==> zinc: inputs <==
Design CPU, start of the top module:
module CPU(
    input Clock,
    input Reset,
    input [15:0] Mem_Data,
	 input SerialValid,
	 input [15:0] SerialDataIn,
	 input [7:0] GamePad,
    output [15:0] Mem_Addr,
    output Mem_Write,
    output [15:0] Data_Out,
	 output [15:0] VGA_Start,
	 output [15:0] VGA_Row,
	 output SerialSend,
	 output SerialRead,
	 output [15:0] SerialDataOut
    );
	 wire [15:0] INS_TO_CPU;
	 wire [4:0] PSR_TO_CPU;
	 wire [3:0] OpCode;
	 wire [3:0] OpExt;
	 wire [3:0] RegIn;
	 wire [3:0] RegA;
	 wire [3:0] RegB;
	 wire [15:0] Immediate;
	 wire [7:0] PCImmediate;
	 wire [1:0] SelALU;
	 wire [15:0] A_to_Mux;
	 wire [15:0] A_to_ALU;
	 wire [15:0] B;
	 wire [15:0] S;
	 wire [15:0] PC_OUT;
	 wire [4:0] ALU_TO_PSR;
	 wire [15:0] Time;
	 CPU_Controller CPU_Control(Clock, Reset, INS_TO_CPU, PSR_TO_CPU, 
											GamePad, SerialDataIn, SerialValid, Time,
											OpCode, OpExt, RegWrite, RegIn, RegA, RegB, 
											Immediate, PCImmediate, SelALU, SelMEM, 
											Mem_Write, PCWrite, PCIncrement, 
											PCReset, IRReset, IRWrite, PSRReset, PSREnable,
											VGAS_R, VGAS_E, VGAR_R, VGAR_E,
											SerialSend, SerialRead);
	 RegFile2 rf(Clock, Reset, RegWrite, RegIn, RegA, RegB, S, A_to_Mux, B);
	 ALUmod brain(A_to_ALU, B, OpCode, S, OpExt, ALU_TO_PSR);
	 BusMux alu_mux(SelALU, Immediate, A_to_Mux, Mem_Data, PC_OUT, A_to_ALU);
	 Mux2 mem_mux(SelMEM, B, PC_OUT, Mem_Addr);
	 program_counter pc(Clock, PCReset, PCIncrement, PCImmediate, S, PCWrite, PC_OUT);
	 Processor_Status_Register psr( Clock, PSRReset, PSREnable, ALU_TO_PSR, PSR_TO_CPU);
	 Reg16 InstructionRegister( Clock, IRReset,IRWrite, Mem_Data, INS_TO_CPU);
	 Reg16 VGASRegister( Clock, VGAS_R, VGAS_E, S, VGA_Start);
	 Reg16 VGARRegister( Clock, VGAR_R, VGAR_E, S, VGA_Row);
	 SystemClock timer(Clock, Reset, Time);
	 assign Data_Out = S;
	 assign SerialDataOut = S;
endmodule
clock: 9.23 ns
lec_check: 0
cap_margin: 20
core_margin: 2
core_utilization: 61
setup_slack_margin: 2.52
slew_margin: 20
run.sh (not shown) runs the stock make flow with config.mk's settings and CLKGATE_MAP_FILE=.
==> maple (differences from zinc) <==
==> flow/config.mk (replaced) <==
export PLATFORM = sky130hd
export DESIGN_NAME = CPU
export DESIGN_NICKNAME = CPU
export VERILOG_FILES = /design/flow/design.v
export SDC_FILE = /design/flow/constraint.sdc
export NUM_CORES = 4
export LEC_CHECK = 0
export CAP_MARGIN = 35
export CELL_PAD_IN_SITES_DETAIL_PLACEMENT = 2
export CORE_MARGIN = 4
export CORE_UTILIZATION = 33
export CTS_CLUSTER_DIAMETER = 172
export CTS_CLUSTER_SIZE = 21
export GPL_TIMING_DRIVEN = 0
export MAX_ROUTING_LAYER = met4
export PLACE_DENSITY_LB_ADDON = 0.16
export SLEW_MARGIN = 15
==> flow/constraint.sdc (replaced) <==
create_clock -name core_clock -period 8.91 [get_ports {Clock}]
set_input_delay 1.7820 -clock core_clock [delete_from_list [all_inputs] [get_ports {Clock}]]
set_output_delay 1.7820 -clock core_clock [all_outputs]
set_load 0.01 [all_outputs]
==> run_results.csv <==
group,metric,value,unit
outcome,outcome,"complete, but fails checks",
outcome,violations,"negative setup slack",
final_timing,setup_viol,8,
final_timing,fin_ws,-0.133,ns
detailed_routing,drtIter0Drc,3093,
critical_path,cp_slowest_cell,"o311ai_4",
-- figures above: maple

==> run_results.csv <==
group,metric,value,unit
critical_path,cp_slowest_cell,"a221oi_4",
detailed_routing,drtIter0Drc,5681,
final_timing,fin_ws,0.365,ns
grt,track_usage,53.0,%
power,p_clk,1.59,mW
outcome,outcome,"complete, no violations",
-- figures above: zinc

Power is estimated from default activity; no workload was simulated.
